==> inputs of run R <==
==> flow/design.v <==
module i16_mul(
    input signed [15:0] A,
    input signed [15:0] B,
    output signed [31:0] P
);
assign P = A * B;
endmodule
module i18_mul(
    input signed [17:0] A,
    input signed [15:0] B_coef,
    output signed [33:0] P
);
assign P = A * B_coef;
endmodule
module i36_acc(
    input signed [33:0] A,
    input signed [31:0] B,
    input signed [35:0] _Z,
    output signed [35:0] S
);
wire signed [35:0] A_ext = {{2{A[33]}}, A};
wire signed [35:0] B_ext = {{4{B[31]}}, B};
assign S = A_ext + B_ext + _Z;
endmodule
module i36_delay(
    input CLK,
    input RST,
    input signed [35:0] STORE,
    output reg signed [35:0] READ
);
always @ (posedge CLK, negedge RST) begin
    if (!RST) begin
        READ <= 0;
    end else begin
        READ <= STORE;
    end
end
endmodule
module i36_trunc(
    input signed [35:0] A,
    output reg signed [15:0] B_sat,
    output reg signed [17:0] B
);
wire signed [35:0] shifted_inter = (A >>> 14);
wire signed [21:0] shifted = shifted_inter[21:0];
always @(*) begin
    B = $signed(shifted[17:0]);
    if (shifted > 22'sd32767) B_sat = 16'sd32767;
    else if (shifted < -22'sd32768) B_sat = -16'sd32768;
    else B_sat = $signed(shifted[15:0]);
end
endmodule
module i16_biquad(
    input CLK, RST,
    input unsigned [15:0] A,
    output signed [15:0] B,
    input signed [15:0] b_0,
    input signed [15:0] b_1,
    input signed [15:0] b_2,
    input signed [15:0] a_1,
    input signed [15:0] a_2
);
wire signed [17:0] feedback;
wire signed [31:0] P_b0;
wire signed [31:0] P_b1;
wire signed [31:0] P_b2;
wire signed [33:0] P_a1;
wire signed [33:0] P_a2;
wire signed [35:0] S_0;
wire signed [35:0] S_1;
wire signed [35:0] S_2;
wire signed [35:0] Z_0;
wire signed [35:0] Z_1;
i16_mul mul_b0(
    .A(A),
    .B(b_0),
    .P(P_b0)
);
i16_mul mul_b1(
    .A(A),
    .B(b_1),
    .P(P_b1)
);
i16_mul mul_b2(
    .A(A),
    .B(b_2),
    .P(P_b2)
);
i18_mul mul_a1(
    .A(feedback),
    .B_coef(a_1),
    .P(P_a1)
);
i18_mul mul_a2(
    .A(feedback),
    .B_coef(a_2),
    .P(P_a2)
);
i36_acc ACC_0(
    .A(P_a2),
    .B(P_b2),
    ._Z(36'sd0),
    .S(S_0)
);
i36_acc ACC_1(
    .A(P_a1),
    .B(P_b1),
    ._Z(Z_0),
    .S(S_1)
);
i36_acc ACC_2(
    .A(34'sd0),
    .B(P_b0),
    ._Z(Z_1),
    .S(S_2)
);
i36_delay DELAY_0(
    .CLK(CLK),
    .RST(RST),
    .STORE(S_0),
    .READ(Z_0)
);
i36_delay DELAY_1(
    .CLK(CLK),
    .RST(RST),
    .STORE(S_1),
    .READ(Z_1)
);
i36_trunc OUT(
    .A(S_2),
    .B(feedback),
    .B_sat(B)
);
endmodule
==> flow/run.sh <==
#!/bin/bash
# the make line also repeats each setting of config.mk as NAME=value (left out here)
make -C /OpenROAD-flow-scripts/flow DESIGN_CONFIG=/design/flow/config.mk WORK_HOME=/design/flow/orfs CLKGATE_MAP_FILE= finish
==> flow/config.mk <==
export PLATFORM = sky130hd
export DESIGN_NAME = i16_biquad
export DESIGN_NICKNAME = i16_biquad
export VERILOG_FILES = /design/flow/design.v
export SDC_FILE = /design/flow/constraint.sdc
export NUM_CORES = 4
export LEC_CHECK = 0
export ABC_AREA = 0
export CAP_MARGIN = 20
export CORE_ASPECT_RATIO = 0.5
export CORE_MARGIN = 2
export CORE_UTILIZATION = 72
export CTS_CLUSTER_DIAMETER = 366
export CTS_CLUSTER_SIZE = 99
export GPL_ROUTABILITY_DRIVEN = 0
export PLACE_DENSITY = 0.42
export SLEW_MARGIN = 20
export TNS_END_PERCENT = 10
==> flow/constraint.sdc <==
create_clock -name core_clock -period 9.36 [get_ports {CLK}]
set_input_delay 1.8720 -clock core_clock [delete_from_list [all_inputs] [get_ports {CLK}]]
set_output_delay 1.8720 -clock core_clock [all_outputs]
set_load 0.01 [all_outputs]
==> run D: changes against run R <==
ABC_AREA = unset   (was 0)
CORE_ASPECT_RATIO = unset   (was 0.5)
CORE_UTILIZATION = 31   (was 72)
CTS_CLUSTER_DIAMETER = unset   (was 366)
CTS_CLUSTER_SIZE = unset   (was 99)
GPL_ROUTABILITY_DRIVEN = unset   (was 0)
PLACE_DENSITY = unset   (was 0.42)
TNS_END_PERCENT = unset   (was 10)
==> flow/constraint.sdc (replaced) <==
create_clock -name core_clock -period 15.8 [get_ports {CLK}]
set_input_delay 3.1600 -clock core_clock [delete_from_list [all_inputs] [get_ports {CLK}]]
set_output_delay 3.1600 -clock core_clock [all_outputs]
set_load 0.01 [all_outputs]
==> summary of the runs <==
Of run D and run R, run D has the higher count of clock-buffer cells in the layout (gap 1).
Cell count: run R is lower than run D (about 14%).
In run R the core utilization is higher than in run D, by 49 points.
Synthesized cell count is the same in run D and run R.
Against run R, the worst setup slack of run D is better by 4.9 ns.
In run R the global-route usage is higher than in run D, by 23 points.
Run R finished but fails on negative setup slack. Run D finished clean.
Against run R, the non-clock buffer count of run D is lower by 209.


==> v23 <==
// i16_biquad: RTL as listed in full above, without the edits since
make LEC_CHECK=0 ABC_AREA=0 CAP_MARGIN=5 CORE_ASPECT_RATIO=0.94 CORE_MARGIN=7 CORE_UTILIZATION=40 CTS_CLUSTER_DIAMETER=317 CTS_CLUSTER_SIZE=98 GPL_ROUTABILITY_DRIVEN=1 GPL_TIMING_DRIVEN=1 HOLD_SLACK_MARGIN=0.26 PLACE_DENSITY=0.8 SETUP_SLACK_MARGIN=-1.58 SLEW_MARGIN=20 TNS_END_PERCENT=5 finish   # period 23.7 ns
run.sh (not shown) runs the stock make flow with config.mk's settings and CLKGATE_MAP_FILE=.
==> inputs of v8, as changes to v23 <==
==> flow/config.mk (replaced) <==
export PLATFORM = sky130hd
export DESIGN_NAME = i16_biquad
export DESIGN_NICKNAME = i16_biquad
export VERILOG_FILES = /design/flow/design.v
export SDC_FILE = /design/flow/constraint.sdc
export NUM_CORES = 4
export LEC_CHECK = 0
export CAP_MARGIN = 5
export CORE_MARGIN = 2
export CORE_UTILIZATION = 72
export CTS_CLUSTER_DIAMETER = 359
export CTS_CLUSTER_SIZE = 31
export SETUP_SLACK_MARGIN = -0.87
export SLEW_MARGIN = 20
==> flow/constraint.sdc (replaced) <==
create_clock -name core_clock -period 12.1 [get_ports {CLK}]
set_input_delay 2.4200 -clock core_clock [delete_from_list [all_inputs] [get_ports {CLK}]]
set_output_delay 2.4200 -clock core_clock [all_outputs]
set_load 0.01 [all_outputs]
==> inputs of v2, as changes to v23 <==
==> flow/config.mk (replaced) <==
export PLATFORM = sky130hd
export DESIGN_NAME = i16_biquad
export DESIGN_NICKNAME = i16_biquad
export VERILOG_FILES = /design/flow/design.v
export SDC_FILE = /design/flow/constraint.sdc
export NUM_CORES = 4
export LEC_CHECK = 0
export CAP_MARGIN = 20
export CORE_MARGIN = 2
export CORE_UTILIZATION = 72
export CTS_CLUSTER_DIAMETER = 27
export CTS_CLUSTER_SIZE = 25
export PLACE_DENSITY_LB_ADDON = 0.27
export SLEW_MARGIN = 20
==> flow/constraint.sdc (replaced) <==
create_clock -name core_clock -period 16.0 [get_ports {CLK}]
set_input_delay 3.2000 -clock core_clock [delete_from_list [all_inputs] [get_ports {CLK}]]
set_output_delay 3.2000 -clock core_clock [all_outputs]
set_load 0.01 [all_outputs]
==> qor summary <==
| quantity | v2 | v23 | v8 |
|---|---|---|---|
| Outcome | timing/DRC/antenna clean | timing/DRC/antenna clean | failed layout checks |
| Layout check failures | - | - | setup timing |
| Tot GR Track Use | 0.378 | 0.189 | 0.387 |
| Register clock-pin slew on the reported worst setup and hold paths | 70 ps | 60 ps | 60 ps |
| Minimum setup slack among reg-to-reg paths | 3910 ps | 10420 ps | 270 ps |
| Row count | 103 | 134 | 103 |
| Length of the first detailed-routing pass in iterations | 6 | 6 | 5 |
| Layout-stage area growth over the synthesis result | 8.52% | 5.81% | 15.6% |
| Number of DRC markers in iteration 0 | 2948 | 2593 | 2645 |
| Post-route fraction of the period consumed by the critical path | 0.983 | 0.807 | 1.19 |
| Core footprint | 0.0790 mm² | 0.142 mm² | 0.0790 mm² |
| GR met2 Demand/Resource | 0.636 | 0.318 | 0.645 |
| Largest incremental delay on the critical path | 550 ps | 950 ps | 560 ps |
| Top Layer Used | met5 | met5 | met4 |
